## lagoon
// lascon_top
module lascon_top #(
    parameter int LASCON_VARIANT = 0
)(
    input  logic                                clk,
    input  logic                                rst,
    input  logic [2:0]                          mode_i,      
    input  logic [31:0]                         xof_len_i,   
    input  logic                                start_i,     
    input  logic                                abort_i,     
    output logic                                busy_o,      
    output logic                                done_o,      
    output logic                                tag_fail_o,  
    input  logic [63:0]                         s_axis_tdata,   
    input  logic [7:0]                          s_axis_tkeep,   
    input  logic [3:0]                          s_axis_tuser,   
    input  logic                                s_axis_tlast,   
    input  logic                                s_axis_tvalid,  
    output logic                                s_axis_tready,  
    output logic [63:0]                         m_axis_tdata,   
    output logic [7:0]                          m_axis_tkeep,   
    output logic [3:0]                          m_axis_tuser,   
    output logic                                m_axis_tlast,   
    output logic                                m_axis_tvalid,  
    input  logic                                m_axis_tready   
);
For scale: about 7300 cells after synthesis.
clock: 3.9 ns
lec_check: 0
abc_area: 1
cap_margin: 35
cell_pad_in_sites_detail_placement: 2
cell_pad_in_sites_global_placement: 2
core_margin: 3
core_utilization: 24
gpl_routability_driven: 0
gpl_timing_driven: 0
place_density_lb_addon: 0.21
setup_slack_margin: 0.38
slew_margin: 20
tns_end_percent: 65
run.sh (not shown) runs the stock make flow with config.mk's settings and CLKGATE_MAP_FILE=.
Although it ran to completion, lagoon produced a layout that fails the final checks because of setup timing.
For willow, these inputs were changed with respect to lagoon:
==> flow/config.mk <==
export PLATFORM = sky130hd
export DESIGN_NAME = lascon_top
export DESIGN_NICKNAME = lascon_top
export VERILOG_FILES = /design/flow/design.v
export SDC_FILE = /design/flow/constraint.sdc
export NUM_CORES = 4
export LEC_CHECK = 0
export CAP_MARGIN = 20
export CORE_MARGIN = 2
export CORE_UTILIZATION = 60
export SLEW_MARGIN = 20
==> flow/constraint.sdc <==
create_clock -name core_clock -period 3.79 [get_ports {clk}]
set_input_delay 0.7580 -clock core_clock [delete_from_list [all_inputs] [get_ports {clk}]]
set_output_delay 0.7580 -clock core_clock [all_outputs]
set_load 0.01 [all_outputs]
### Flow results
- Status: willow FAILED at global routing (5_1_grt) (tool error)
- The synthesized area was comparable across lagoon and willow.
- Setup slack after placement: lower on lagoon
- Half-perimeter wire length of the detailed placement result came out lower on willow than on lagoon.
- Looking at die area, willow sits about 60% below lagoon.
- Number of cells after detailed placement was lower in willow than in lagoon.
[inputs] garnet vs willow
-- flow/config.mk --
<<< willow, line 9
export CORE_MARGIN = 2
export CORE_UTILIZATION = 60
export SLEW_MARGIN = 20
>>> garnet, line 9
export CORE_MARGIN = 2
export CORE_UTILIZATION = 40
export SETUP_SLACK_MARGIN = 0.3
export SLEW_MARGIN = 20
==> flow/constraint.sdc <==
create_clock -name core_clock -period 9.86 [get_ports {clk}]
set_input_delay 1.9720 -clock core_clock [delete_from_list [all_inputs] [get_ports {clk}]]
set_output_delay 1.9720 -clock core_clock [all_outputs]
set_load 0.01 [all_outputs]
==> results <==
garnet reached the final stage; the timing, DRC and antenna checks on its layout passed. garnet vs. willow: sum of net half-perimeters after detailed placement grew by about 6%, row count grew by 23. garnet vs willow — weighted congestion reported at the end of routability-driven placement dropped 0.12. Diff willow -> garnet | full die area | increase of about 50%.
#### Input delta (amber over garnet)
-- flow/config.mk --
<<< garnet, line 9
export CORE_MARGIN = 2
export CORE_UTILIZATION = 40
export SETUP_SLACK_MARGIN = 0.3
>>> amber, line 9
export CORE_MARGIN = 2
export CORE_UTILIZATION = 16
export SETUP_SLACK_MARGIN = 0.3
==> flow/constraint.sdc <==
create_clock -name core_clock -period 6.76 [get_ports {clk}]
set_input_delay 1.3520 -clock core_clock [delete_from_list [all_inputs] [get_ports {clk}]]
set_output_delay 1.3520 -clock core_clock [all_outputs]
set_load 0.01 [all_outputs]
Findings:
The higher share of the clock period used by the worst path of amber and garnet is in amber.
Die area was lower in garnet than in amber.
Re area of the multi-input gates: garnet was lower than amber.
Looking at routed wire length on met2, amber sits about 2.5% higher than garnet does.
Compared with garnet, in amber wire length on met1 went up by 15%; fraction of standard cell area that is sequential went down by 3.4 points.
garnet vs amber, critical path capture point: m_axis_tdata[55] vs m_axis_tdata[30]
Edits applied to the flow inputs when going from amber to tundra:
-- flow/config.mk --
<<< amber, line 9
export CORE_MARGIN = 2
export CORE_UTILIZATION = 16
export SETUP_SLACK_MARGIN = 0.3
>>> tundra, line 9
export CORE_MARGIN = 2
export CORE_UTILIZATION = 68
export CTS_CLUSTER_SIZE = 47
export MAX_ROUTING_LAYER = met4
export SETUP_SLACK_MARGIN = 0.3
==> flow/constraint.sdc <==
create_clock -name core_clock -period 6.31 [get_ports {clk}]
set_input_delay 1.2620 -clock core_clock [delete_from_list [all_inputs] [get_ports {clk}]]
set_output_delay 1.2620 -clock core_clock [all_outputs]
set_load 0.01 [all_outputs]
==> results <==
tundra did not finish; the tool stopped in global routing (5_1_grt) with error GRT-0116.
Diff tundra..amber | number of clock sinks seen by CTS | unchanged
Reported for tundra and amber, number of top-level design ports turned out identical to the last digit.
From tundra to amber, largest buffer count on any clock path did not move at all.
Diff tundra..amber | number of standard cells after synthesis | unchanged
The detailed placer's ending HPWL of tundra was superior to that of amber.
Sort tundra and amber by number of CTS-inserted buffers, ascending, and tundra comes first.
Die size: tundra is under amber
tundra vs amber — number of setup buffers added after CTS dropped 5.
Cell area after placement of tundra falls short of that of amber by a little under 10%.
For fjord, these inputs were changed with respect to tundra:
-- flow/config.mk --
<<< tundra, line 9
export CORE_MARGIN = 2
export CORE_UTILIZATION = 68
export CTS_CLUSTER_SIZE = 47
export MAX_ROUTING_LAYER = met4
export SETUP_SLACK_MARGIN = 0.3
export SLEW_MARGIN = 20
>>> fjord, line 9
export CORE_MARGIN = 2
export CORE_UTILIZATION = 58
export MAX_ROUTING_LAYER = met4
export SETUP_SLACK_MARGIN = 1.24
export SLEW_MARGIN = 20
export TNS_END_PERCENT = 5
==> flow/constraint.sdc <==
create_clock -name core_clock -period 5.35 [get_ports {clk}]
set_input_delay 1.0700 -clock core_clock [delete_from_list [all_inputs] [get_ports {clk}]]
set_output_delay 1.0700 -clock core_clock [all_outputs]
set_load 0.01 [all_outputs]
Findings:
Layout checks on fjord: not met. Flow itself completed; violations: capacitance limit, slew limit, setup timing. fjord against tundra: chip width has increased; cell resize tally after clock tree synthesis has increased; synthesized area divided by synthesized cell count has remained practically unchanged. | chip height | fjord vs tundra | about 8% higher |. Looking at fjord and tundra, the synthesized area is a wash. Diff tundra -> fjord: clock buffer count from CTS up 3.0%; detailed placer's ending HPWL up 19 mm. The die of fjord is larger than the one used in tundra. Of fjord and tundra, the lower placeable core area belongs to tundra. In fjord, the pre-placement core utilization came out 10 points below the value in tundra. Number of placed cells counting well taps (fjord over tundra): increase, 355.
